Setup of v38:
==> flow/design.v <==
module cordic_dds # (
   parameter DW = 16,                
   parameter PIPE_DEPTH = 14,        
   parameter limP = 16'h4dba         
)
( 
   sin_o, cos_o, err_o,
   clk, phase_i
);
   input             clk;
   input [DW-1:0]    phase_i;        
   output [DW:0]     sin_o, cos_o;   
   output [DW:0]     err_o;          
   reg [DW:0] cos_r, sin_o_r;
   reg [DW:0] x[PIPE_DEPTH:0];
   reg [DW:0] y[PIPE_DEPTH:0];
   reg [DW:0] z[PIPE_DEPTH:0];
   reg [1:0] quadrant [PIPE_DEPTH:0];
   wire [DW:0] atan_rom[PIPE_DEPTH:0];
   assign atan_rom[0] = 8189;
   assign atan_rom[1] = 4834;
   assign atan_rom[2] = 2554;
   assign atan_rom[3] = 1296;
   assign atan_rom[4] = 650;
   assign atan_rom[5] = 325;
   assign atan_rom[6] = 162;
   assign atan_rom[7] = 81;
   assign atan_rom[8] = 40;
   assign atan_rom[9] = 20;
   assign atan_rom[10] = 10;
   assign atan_rom[11] = 5;
   assign atan_rom[12] = 2;
   assign atan_rom[13] = 1;
   assign atan_rom[14] = 0;
   always @ (posedge clk) begin  
      x[0] <= {1'b0, limP};
      y[0] <= 0;
      z[0] <= {3'b0, phase_i[DW-1-2:0]};  
   end
   always @ (posedge clk) begin  
      x[1] <= x[0] - y[0];
      y[1] <= x[0] + y[0];
      z[1] <= z[0] - atan_rom[0];  
   end
   generate
      genvar k;
      for(k=1; k<PIPE_DEPTH; k=k+1) begin
         always @ (posedge clk) begin
            if (z[k][DW]) begin  
               x[k+1] <= x[k] + {{k{y[k][DW]}},y[k][DW:k]};  
               y[k+1] <= y[k] - {{k{x[k][DW]}},x[k][DW:k]};  
               z[k+1] <= z[k] + atan_rom[k];
            end else begin
               x[k+1] <= x[k] - {{k{y[k][DW]}},y[k][DW:k]};
               y[k+1] <= y[k] + {{k{x[k][DW]}},x[k][DW:k]};
               z[k+1] <= z[k] - atan_rom[k];
            end
         end
      end
   endgenerate
   always @ (posedge clk) begin
      quadrant[0] <= phase_i[DW-1:DW-2];
   end
   generate
      genvar j;
      for(j=0; j<PIPE_DEPTH; j=j+1) begin
         always @ (posedge clk) begin
            quadrant[j+1] <= quadrant[j];
         end
      end
   endgenerate
   always @ (posedge clk)
      case(quadrant[PIPE_DEPTH])
         2'b00: begin
            cos_r <= x[PIPE_DEPTH];  
            sin_o_r <= y[PIPE_DEPTH];  
         end
         2'b01: begin
            cos_r <= ~(y[PIPE_DEPTH]) + 1'b1;  
            sin_o_r <= x[PIPE_DEPTH];  
         end
         2'b10: begin
            cos_r <= ~(x[PIPE_DEPTH]) + 1'b1;  
            sin_o_r <= ~(y[PIPE_DEPTH]) + 1'b1;  
         end
         2'b11: begin
            cos_r <= y[PIPE_DEPTH];  
            sin_o_r <= ~(x[PIPE_DEPTH]) + 1'b1;  
         end
      endcase
   assign cos_o = cos_r;
   assign sin_o = sin_o_r;
   assign err_o = z[PIPE_DEPTH];
endmodule
export LEC_CHECK = 0
export CAP_MARGIN = 35
export CELL_PAD_IN_SITES_GLOBAL_PLACEMENT = 1
export CORE_ASPECT_RATIO = 1.11
export CORE_MARGIN = 5
export CORE_UTILIZATION = 40
export MAX_ROUTING_LAYER = met4
export MIN_ROUTING_LAYER = met2
export SETUP_SLACK_MARGIN = 0.53
export SLEW_MARGIN = 30
create_clock -name core_clock -period 3.65 [get_ports {clk}]
run.sh (not shown) runs the stock make flow with config.mk's settings and CLKGATE_MAP_FILE=.
diff inputs: v38 => v2
# v38
export LEC_CHECK = 0
export CAP_MARGIN = 35
export CELL_PAD_IN_SITES_GLOBAL_PLACEMENT = 1
export CORE_ASPECT_RATIO = 1.11
export CORE_MARGIN = 5
export CORE_UTILIZATION = 40
export MAX_ROUTING_LAYER = met4
export MIN_ROUTING_LAYER = met2
export SETUP_SLACK_MARGIN = 0.53
export SLEW_MARGIN = 30
create_clock -name core_clock -period 3.65 [get_ports {clk}]
# v2
export LEC_CHECK = 0
export ABC_AREA = 1
export CAP_MARGIN = 20
export CORE_MARGIN = 2
export CORE_UTILIZATION = 72
export CTS_CLUSTER_SIZE = 37
export SLEW_MARGIN = 20
create_clock -name core_clock -period 2.74 [get_ports {clk}]
## What came out
- v38 ended up with x[10][13]$_DFF_P_ as its capturing instance or port of the critical path; v2 ended up with x[4][9]$_DFF_P_.
- Comparing v2 and v38, xor-xnor portion of the synthesized cell area is lower on v2.
- v2 against v38; number of nets in the synthesized netlist is up by more than a quarter.
- The run with more setup slack is v38; v2 has less.
- Register area (higher): v38
- The sequential share of cell area of v2 falls short of that of v38 by 2.0 points.
- Detailed-route via count is lower on v38
- Cell area, v2 and v38: higher on v2
- v38 -> v2: worst hold slack after final layout flat
diff inputs: v2 => v6
# v2
export LEC_CHECK = 0
export ABC_AREA = 1
export CAP_MARGIN = 20
export CORE_MARGIN = 2
export CORE_UTILIZATION = 72
export CTS_CLUSTER_SIZE = 37
export SLEW_MARGIN = 20
create_clock -name core_clock -period 2.74 [get_ports {clk}]
# v6
export LEC_CHECK = 0
export ABC_AREA = 1
export CAP_MARGIN = 20
export CORE_MARGIN = 2
export CORE_UTILIZATION = 72
export CTS_CLUSTER_DIAMETER = 209
export CTS_CLUSTER_SIZE = 34
export SLEW_MARGIN = 20
create_clock -name core_clock -period 2.31 [get_ports {clk}]
v6: post-CTS setup repair buffer count is 30 higher than what v2 reported. Relative to v2, total half-perimeter wirelength after legalization and detailed placement has gone up in v6. Status(v6) = ERROR, stage = global routing (5_1_grt). v6 vs v2 on number of cells upsized or downsized after cts: v6 is the higher one.
Inputs modified between v6 and v56:
# v6
export LEC_CHECK = 0
export ABC_AREA = 1
export CAP_MARGIN = 20
export CORE_MARGIN = 2
export CORE_UTILIZATION = 72
export CTS_CLUSTER_DIAMETER = 209
export CTS_CLUSTER_SIZE = 34
export SLEW_MARGIN = 20
create_clock -name core_clock -period 2.31 [get_ports {clk}]
# v56
export LEC_CHECK = 0
export ABC_AREA = 1
export CAP_MARGIN = 20
export CELL_PAD_IN_SITES_GLOBAL_PLACEMENT = 1
export CORE_MARGIN = 2
export CORE_UTILIZATION = 40
export SLEW_MARGIN = 20
create_clock -name core_clock -period 5.0 [get_ports {clk}]
## What came out
- Reported for v6 and v56, fraction of registers with async set or reset after synthesis turned out identical to the last digit.
- Across both runs, die span in y was higher for v56 than for v6.
- Cell total after placement (lower): v6
- v56 has completed all stages; timing, DRC and antenna checks passed.
- Area of the chip, v6 and v56: larger value in v56
- Diff v6 -> v56: maximum number of buffers from clock root to sink neither gained nor lost much, buffers inserted during post-CTS setup optimization lost 30, yosys cell count neither gained nor lost much.
- When v56 is set beside v6, its estimated wirelength of the detail-placed design turns out to be 14% larger.
- Reported for v6 and v56, synthesized chip area reported by yosys turned out identical to the last digit.
